== north ==
## mult16_top
module mult16_top (
  input         clk,
  input  [15:0] a,
  input  [15:0] b,
  output [31:0] p
);
Settings: LEC_CHECK=0, CAP_MARGIN=35, CORE_MARGIN=2, CORE_UTILIZATION=72, CTS_CLUSTER_DIAMETER=103, PLACE_DENSITY_LB_ADDON=0.3, SETUP_SLACK_MARGIN=1.71, SLEW_MARGIN=20; clock period 11.4 ns.
run.sh (not shown) runs the stock make flow with config.mk's settings and CLKGATE_MAP_FILE=.
Complete run, failing final checks: north, reason setup timing.
diff inputs: north => south
- CAP_MARGIN: 35 -> 20
- PLACE_DENSITY_LB_ADDON: 0.3 -> unset
- CTS_CLUSTER_DIAMETER: 103 -> unset
- SETUP_SLACK_MARGIN: 1.71 -> unset
- PLACE_DENSITY: unset -> 0.68
- the clock period (ns, I/O delays scaled along): 11.4 -> 12.0
Notes after the runs:
What the final checks of south revealed, after a flow that finished every stage, was a layout that fails on setup timing. north has a higher via count than south. Total length of routed wires delta for south relative to north: about 11% lower. Summary of south over north: area growth from synthesis to final layout lost 0.73 points, combinational gate count neither gained nor lost much.
Modified inputs, east compared to south
- SETUP_SLACK_MARGIN now 3.41, previously not set
- CTS_CLUSTER_DIAMETER now 142, previously not set
- PLACE_DENSITY now 0.4, was 0.68
==> results <==
Total count of hold-check failures in the final report: east vs south identical. Reported for east and south, wire length turned out identical to the last digit. Hold slack of east is on par with south. Delta (east minus south): cell total in the yosys stat output flat; mean routed wirelength per cell flat; total cell area reported by yosys after synthesis flat. Of east and south, none finishes clean. Complete run, failing final checks: south, reason setup timing. Status east: flow complete, layout not clean - setup timing.
Input changes introduced in west (baseline for comparison: east):
- ABC_AREA newly set to 1
- PLACE_DENSITY_LB_ADDON newly set to 0.14
- PLACE_DENSITY removed (was 0.4)
- CTS_CLUSTER_DIAMETER removed (was 142)
- SETUP_SLACK_MARGIN removed (was 3.41)
- the clock period (ns, I/O delays scaled along) changed from 12.0 to 9.75
==> comparison <==
- After detailed routing, east needs less wire than west.
- Looking at cell count after synthesis, west sits above east.
- Clock-buffer cell count, west and east: lower on west
- Taking east as the reference, in west post-layout period usage of the worst path has increased; achievable clock frequency increased by 0.00027 GHz relative to the old numbers; sequential fraction of the synthesis area -0.66 points; non-clock inverter count in the final layout up 38.
- west vs east — met3 routing resource usage after global routing rose 0.44 points.
- In east the implementation completed, yet the final layout does not meet the checks, the culprit being setup timing.
- west finished all stages; layout check result: FAIL, due to setup timing.
Changes in middle relative to west:
- the clock period (ns, I/O delays scaled along) now 9.28, was 9.75
### Flow results
- When middle is measured against west, its number of cells traversed by the worst register-to-register path turns out 1 higher.
- [diff] first-iteration DRC count, middle relative to west: regression
- [compare] base=west new=middle: final design area excluding fillers held steady; post-route fraction of the period consumed by the critical path grew by 6.6 points.
- Compared with west, middle shows total length of routed wires lower by 2.2%.
- STATUS run=middle STAGES=ALL_DONE FINAL_CHECKS=FAILED CAUSE=setup timing
- west → middle: critical path depth up about 2.8%; clock skew neither gained nor lost much.

========
wip/fjord:
Starting RTL as in the previous note.
clock: 23.6 ns
lec_check: 0
cap_margin: 20
core_aspect_ratio: 0.66
core_margin: 2
core_utilization: 60
cts_cluster_diameter: 273
gpl_routability_driven: 1
gpl_timing_driven: 0
max_routing_layer: met5
min_routing_layer: met1
place_density: 0.42
setup_slack_margin: 4.74
slew_margin: 40
Per the final summary, wip/fjord finished and its layout is clean on timing, DRC and antenna.
Changes in wip/pepper relative to wip/fjord:
- GPL_ROUTABILITY_DRIVEN no longer set, was 1
- MIN_ROUTING_LAYER no longer set, was met1
- MAX_ROUTING_LAYER no longer set, was met5
- CORE_UTILIZATION now 40, was 60
- PLACE_DENSITY no longer set, was 0.42
- CORE_ASPECT_RATIO no longer set, was 0.66
- SLEW_MARGIN now 20, was 40
- CTS_CLUSTER_DIAMETER no longer set, was 273
- SETUP_SLACK_MARGIN no longer set, was 4.74
- GPL_TIMING_DRIVEN no longer set, was 0
- the clock period (ns, I/O delays scaled along) now 15.0, was 23.6
[summary]
Higher final worst-path cycle share goes to wip/pepper over wip/fjord. Compared with wip/fjord, wip/pepper improves number of violations reported at the end of detailed-routing iteration 0. From wip/fjord to wip/pepper the numbers moved as follows: via count of the first global-routing pass saw an increase. Wire: wip/pepper routes less than wip/fjord. Delta (wip/pepper minus wip/fjord): utilization fell by 25 points, non-clock buffer count in the final layout fell by 43.
## Diff of input files: wip/xenon against wip/pepper
- putting TNS_END_PERCENT at 15 where nothing was set
- putting SETUP_SLACK_MARGIN at -1.48 where nothing was set
Notes after the runs:
- Reported for wip/xenon and wip/pepper, headroom to the max-slew limit turned out identical to the last digit.
- On final cell count, wip/xenon and wip/pepper are basically level.
- The overall via count from detail_route of wip/xenon and that of wip/pepper are within noise of each other.
- ~same count of flip-flops with a built-in enable after synthesis in wip/xenon and wip/pepper
- On half-perimeter wire length after placement, wip/xenon and wip/pepper are basically level.
- Diff wip/xenon..wip/pepper | gate count of the mapped netlist | unchanged
- Re number of max-slew violations in the final report: no difference whatsoever between wip/pepper and wip/xenon.
For wip/sierra, these inputs were changed with respect to wip/xenon:
- CORE_ASPECT_RATIO: unset -> 0.5
- TNS_END_PERCENT: 15 -> 20
- SETUP_SLACK_MARGIN: -1.48 -> -1.43
- CAP_MARGIN: 20 -> 0
Comparing wip/sierra with wip/xenon, the sequential share of layout area came out essentially unchanged.
Taking wip/xenon as the reference point, the global-route track usage on met1 of wip/sierra rises by 4.2 points.
Run comparison: wip/sierra startpoint of the most critical setup path a_r[15]$_DFF_P_; wip/xenon startpoint of the most critical setup path a_r[13]$_DFF_P_
On required time reported for the critical path endpoint, wip/sierra and wip/xenon are basically level.
Changes observed in wip/sierra relative to wip/xenon: minimum hold slack lower; placeable core area -0.93%; via count increased by 19 relative to the old numbers.
> inputs changed (wip/sierra -> wip/yarrow)
- setting ABC_AREA to 1 for the first time
- setting CTS_CLUSTER_SIZE to 98 for the first time
- changing CAP_MARGIN from 0 to 5
- changing CORE_UTILIZATION from 40 to 58
- removing TNS_END_PERCENT (formerly 20)
- removing SETUP_SLACK_MARGIN (formerly -1.43)
- setting CTS_CLUSTER_DIAMETER to 328 for the first time
- setting PLACE_DENSITY to 0.42 for the first time
- removing CORE_ASPECT_RATIO (formerly 0.5)
Results
- Compared with wip/sierra, in wip/yarrow maximum frequency shows no meaningful change, met3 wire length shows a reduction of about 6%, synthesized cell count shows an increase of about 9%.
- Vertical die size ends up higher on wip/yarrow.
- | final cycle utilization of the critical path | wip/yarrow vs wip/sierra | ≈ equal |
- Cmp wip/yarrow and wip/sierra / wire length / higher: wip/sierra
- Number of non-clock buffers of wip/yarrow falls short of that of wip/sierra slightly.
- Of wip/yarrow and wip/sierra, it is wip/yarrow that has the higher global routing met2 resource utilization.
- Smallest hold slack ends up lower on wip/sierra.
- wip/sierra: all stages complete, timing, DRC and antenna checks passed
- wip/yarrow | stages: all done | timing, DRC, antenna: all pass
- Area of the placeable core: wip/yarrow < wip/sierra
Edits applied to the flow inputs when going from wip/yarrow to wip/willow:
- changing CORE_UTILIZATION from 58 to 40
- removing ABC_AREA (formerly 1)
- changing CAP_MARGIN from 5 to 20
- setting TNS_END_PERCENT to 10 for the first time
- changing CTS_CLUSTER_SIZE from 98 to 100
- removing PLACE_DENSITY (formerly 0.42)
- removing CTS_CLUSTER_DIAMETER (formerly 328)
[summary]
Diff wip/yarrow -> wip/willow | met1 wire length | up by a few percent. Final-layout worst hold slack essentially unchanged between wip/willow and wip/yarrow. On core outline area, wip/willow does worse than wip/yarrow. The slew at the pin closest to its max-slew limit in wip/willow sits 11 ps below the value recorded for wip/yarrow. wip/willow: all stages complete, timing, DRC and antenna checks passed.
